## figan_upconv
module figan_upconv #(
    parameter DATA_WIDTH = 16
)(
    input  wire clk,
    input  wire rst_n,
    input  wire valid_in,
    input  wire signed [DATA_WIDTH-1:0] data_in,
    output wire ready_out,
    output wire valid_out,
    output wire signed [DATA_WIDTH-1:0] data_out
);
For scale: ~12000 cells after synthesis, roughly 1800 flip-flops, about 37 I/O pins.
export LEC_CHECK = 0
export CAP_MARGIN = 0
export CELL_PAD_IN_SITES_DETAIL_PLACEMENT = 2
export CORE_ASPECT_RATIO = 0.52
export CORE_MARGIN = 9
export CORE_UTILIZATION = 36
export CTS_CLUSTER_DIAMETER = 26
export CTS_CLUSTER_SIZE = 41
export GPL_ROUTABILITY_DRIVEN = 0
export GPL_TIMING_DRIVEN = 1
export MAX_ROUTING_LAYER = met4
export MIN_ROUTING_LAYER = met1
export PLACE_DENSITY_LB_ADDON = 0.11
export SETUP_SLACK_MARGIN = -0.22
export SLEW_MARGIN = 25
export TNS_END_PERCENT = 30
create_clock -name core_clock -period 8.15 [get_ports {clk}]
run.sh (not shown) runs the stock make flow with config.mk's settings and CLKGATE_MAP_FILE=.
The baseline finished with negative setup slack left.
Then changed:
==> flow/config.mk (replaced) <==
export PLATFORM = sky130hd
export DESIGN_NAME = figan_upconv
export DESIGN_NICKNAME = figan_upconv
export VERILOG_FILES = /design/flow/design.v
export SDC_FILE = /design/flow/constraint.sdc
export NUM_CORES = 4
export LEC_CHECK = 0
export CAP_MARGIN = 20
export CORE_MARGIN = 2
export CORE_UTILIZATION = 40
export SLEW_MARGIN = 20
==> flow/constraint.sdc (replaced) <==
create_clock -name core_clock -period 10.9 [get_ports {clk}]
set_input_delay 2.1800 -clock core_clock [delete_from_list [all_inputs] [get_ports {clk}]]
set_output_delay 2.1800 -clock core_clock [all_outputs]
set_load 0.01 [all_outputs]
Result:
- This time the run produced a clean layout
- routed wire length came out lower by 37%
- die size drops by 15%
- via count falls by about 15%
- non-clock buffer count is lower by 1069
- cell area goes down by about 13%
- worst setup slack gets better by 2.9 ns
- final cell count went down by 11%
- clock skew drops by 0.011 ns
- register-to-register slack improved by 2.9 ns
Then changed:
--- a/flow/config.mk
+++ b/flow/config.mk
@@ -6,6 +6,10 @@
 export NUM_CORES = 4
 export LEC_CHECK = 0
+export ABC_AREA = 1
 export CAP_MARGIN = 20
 export CORE_MARGIN = 2
-export CORE_UTILIZATION = 40
+export CORE_UTILIZATION = 70
+export CTS_CLUSTER_DIAMETER = 250
+export PLACE_DENSITY_LB_ADDON = 0.11
+export SETUP_SLACK_MARGIN = 1.79
 export SLEW_MARGIN = 20
==> flow/constraint.sdc (replaced) <==
create_clock -name core_clock -period 6.05 [get_ports {clk}]
set_input_delay 1.2100 -clock core_clock [delete_from_list [all_inputs] [get_ports {clk}]]
set_output_delay 1.2100 -clock core_clock [all_outputs]
set_load 0.01 [all_outputs]
With this change the flow finished but fails on negative setup slack.
Wire length is higher by a quarter to a third.
Cell area is higher by roughly a tenth.
Via count is higher by about a fifth.
Register-to-register slack got worse by 3.4 ns.
Utilization is higher by 39 points.
Synthesized area is higher by a few percent.
Non-clock buffer count is higher by 1344.
Clock power is higher by well over a third.
Die area is lower by well over a third.
Sequential share of layout area is lower by 3.4 points.
Then changed:
==> flow/config.mk (replaced) <==
export PLATFORM = sky130hd
export DESIGN_NAME = figan_upconv
export DESIGN_NICKNAME = figan_upconv
export VERILOG_FILES = /design/flow/design.v
export SDC_FILE = /design/flow/constraint.sdc
export NUM_CORES = 4
export LEC_CHECK = 0
export ABC_AREA = 1
export CAP_MARGIN = 0
export CORE_MARGIN = 2
export CORE_UTILIZATION = 72
export SETUP_SLACK_MARGIN = 1.46
export SLEW_MARGIN = 20
==> flow/constraint.sdc (replaced) <==
create_clock -name core_clock -period 9.82 [get_ports {clk}]
set_input_delay 1.9640 -clock core_clock [delete_from_list [all_inputs] [get_ports {clk}]]
set_output_delay 1.9640 -clock core_clock [all_outputs]
set_load 0.01 [all_outputs]
After rerunning:
- The changed run produced a clean layout
- routed wire length came out lower by about 15%
- clock power fell by about 37%
- via count fell by 8.7%
- core utilization came out lower by 2.6 points
- worst setup slack improves by 3.9 ns
- first-iteration DRC count drops by about 27%
- global-route usage fell by 4.3 points
- final cell count drops by about 7%
- design area goes down by about 6%

* * *

Setup of nickel:
figan_upconv again, from the RTL that the note above started with.
==> flow/config.mk <==
export PLATFORM = sky130hd
export DESIGN_NAME = figan_upconv
export DESIGN_NICKNAME = figan_upconv
export VERILOG_FILES = /design/flow/design.v
export SDC_FILE = /design/flow/constraint.sdc
export NUM_CORES = 4
export LEC_CHECK = 0
export CAP_MARGIN = 0
export CELL_PAD_IN_SITES_DETAIL_PLACEMENT = 1
export CORE_MARGIN = 2
export CORE_UTILIZATION = 40
export GPL_ROUTABILITY_DRIVEN = 0
export HOLD_SLACK_MARGIN = 0.17
export MIN_ROUTING_LAYER = met2
export SETUP_SLACK_MARGIN = 1.75
export SLEW_MARGIN = 20
==> flow/constraint.sdc <==
create_clock -name core_clock -period 13.0 [get_ports {clk}]
set_input_delay 2.6000 -clock core_clock [delete_from_list [all_inputs] [get_ports {clk}]]
set_output_delay 2.6000 -clock core_clock [all_outputs]
set_load 0.01 [all_outputs]
Relative to nickel, the following input files were edited for harbor:
# nickel
export LEC_CHECK = 0
export CAP_MARGIN = 0
export CELL_PAD_IN_SITES_DETAIL_PLACEMENT = 1
export CORE_MARGIN = 2
export CORE_UTILIZATION = 40
export GPL_ROUTABILITY_DRIVEN = 0
export HOLD_SLACK_MARGIN = 0.17
export MIN_ROUTING_LAYER = met2
export SETUP_SLACK_MARGIN = 1.75
export SLEW_MARGIN = 20
create_clock -name core_clock -period 13.0 [get_ports {clk}]
# harbor
export LEC_CHECK = 0
export CAP_MARGIN = 20
export CORE_MARGIN = 2
export CORE_UTILIZATION = 72
export SETUP_SLACK_MARGIN = 0.28
export SLEW_MARGIN = 20
create_clock -name core_clock -period 3.08 [get_ports {clk}]
Notes after the runs:
- Ran to the end and failed final checks on negative setup slack: harbor.
- Final critical path time including I/O delays and setup: harbor < nickel
- Final critical-path setup slack in harbor vs nickel: down 9.12 ns
- Going from nickel to harbor, the clock share of power was found to have gone down by 3.2 points.
- Taking nickel as the reference point, the power density over the cells of harbor rises by about 260%.
Relative to harbor, the following input files were edited for pepper:
# harbor
export LEC_CHECK = 0
export CAP_MARGIN = 20
export CORE_MARGIN = 2
export CORE_UTILIZATION = 72
export SETUP_SLACK_MARGIN = 0.28
export SLEW_MARGIN = 20
create_clock -name core_clock -period 3.08 [get_ports {clk}]
# pepper
export LEC_CHECK = 0
export ABC_AREA = 1
export CAP_MARGIN = 0
export CORE_MARGIN = 2
export CORE_UTILIZATION = 72
export CTS_CLUSTER_SIZE = 10
export SETUP_SLACK_MARGIN = 1.46
export SLEW_MARGIN = 20
export TNS_END_PERCENT = 10
create_clock -name core_clock -period 6.03 [get_ports {clk}]
Findings:
From the logs: pepper reached the end of the flow and failed the layout checks with negative setup slack.
Comparing harbor against pepper, there is no change at all in maximum clock insertion buffer count.
Compared with harbor, pepper shows via count lower by 1,681.
Of pepper and harbor, the run reporting the higher first-pass iteration count of the detailed router was harbor.
Share of the clock period used by the worst path after layout in pepper vs harbor: down 170 points
Aggregate routed wire length in pepper vs harbor: down 7.9%
Lower final critical delay including setup and external delays goes to pepper over harbor.
pepper vs harbor — largest net degree at the start of global routing rose 88%.
~same global-route usage in pepper and harbor
[inputs] amber vs pepper
# pepper
export LEC_CHECK = 0
export ABC_AREA = 1
export CAP_MARGIN = 0
export CORE_MARGIN = 2
export CORE_UTILIZATION = 72
export CTS_CLUSTER_SIZE = 10
export SETUP_SLACK_MARGIN = 1.46
export SLEW_MARGIN = 20
export TNS_END_PERCENT = 10
create_clock -name core_clock -period 6.03 [get_ports {clk}]
# amber
export LEC_CHECK = 0
export CAP_MARGIN = 20
export CORE_MARGIN = 2
export CORE_UTILIZATION = 54
export SLEW_MARGIN = 20
create_clock -name core_clock -period 10.9 [get_ports {clk}]
==> comparison <==
Completing all stages was not enough for pepper: its layout failed the final checks because of negative setup slack. amber was carried through to the last stage, and its layout satisfied the timing, DRC and antenna checks. The more densely filled core belongs to pepper, not amber. Critical path startpoint: dec2.conv_inst.line_buff_2[2][3] -> pepper, dec2.conv_inst.line_buff_2[1][3] -> amber. | register-to-register setup slack | higher: amber |. For amber, the group drawing the most power was the clock network, unlike pepper, where it was registers. Looking at highest metal layer used by the detailed router, the met4 result is from amber; the met5 one comes from pepper. Of amber and pepper, the run reporting the higher area inside the core boundary was amber. The run showing the greater pre-placement core utilization is pepper. Relative to pepper, the final non-filler cell area measured on amber has decreased by a little under 10%.

* * *

figan_upconv again, from the RTL that the note above started with.
export LEC_CHECK = 0
export CAP_MARGIN = 15
export CORE_MARGIN = 9
export CORE_UTILIZATION = 36
export CTS_CLUSTER_DIAMETER = 37
export CTS_CLUSTER_SIZE = 55
export GPL_ROUTABILITY_DRIVEN = 0
export GPL_TIMING_DRIVEN = 1
export MAX_ROUTING_LAYER = met5
export MIN_ROUTING_LAYER = met2
export PLACE_DENSITY_LB_ADDON = 0.11
export SETUP_SLACK_MARGIN = -0.22
export SLEW_MARGIN = 20
export TNS_END_PERCENT = 10
create_clock -name core_clock -period 8.15 [get_ports {clk}]
The first run finished but failed the layout checks on negative setup slack.
Then changed:
==> flow/config.mk (replaced) <==
export PLATFORM = sky130hd
export DESIGN_NAME = figan_upconv
export DESIGN_NICKNAME = figan_upconv
export VERILOG_FILES = /design/flow/design.v
export SDC_FILE = /design/flow/constraint.sdc
export NUM_CORES = 4
export LEC_CHECK = 0
export CAP_MARGIN = 20
export CORE_MARGIN = 2
export CORE_UTILIZATION = 40
export SLEW_MARGIN = 20
==> flow/constraint.sdc (replaced) <==
create_clock -name core_clock -period 8.04 [get_ports {clk}]
set_input_delay 1.6080 -clock core_clock [delete_from_list [all_inputs] [get_ports {clk}]]
set_output_delay 1.6080 -clock core_clock [all_outputs]
set_load 0.01 [all_outputs]
The changed run ran to the end with violations: negative setup slack.
Area after synthesis is unchanged.
Global-route usage falls by 6.8 points.
Sequential share of layout area goes up by 1.6 points.
Register-to-register slack gets better by 0.04 ns.
Design area is lower by a few percent.
Clock power goes down by well over a third.
Final cell count falls by a few percent.
Non-clock buffer count went down by 16.
Worst setup slack improved by 0.038 ns.
Power figures rest on the tool's default switching activity, not on a simulated workload.
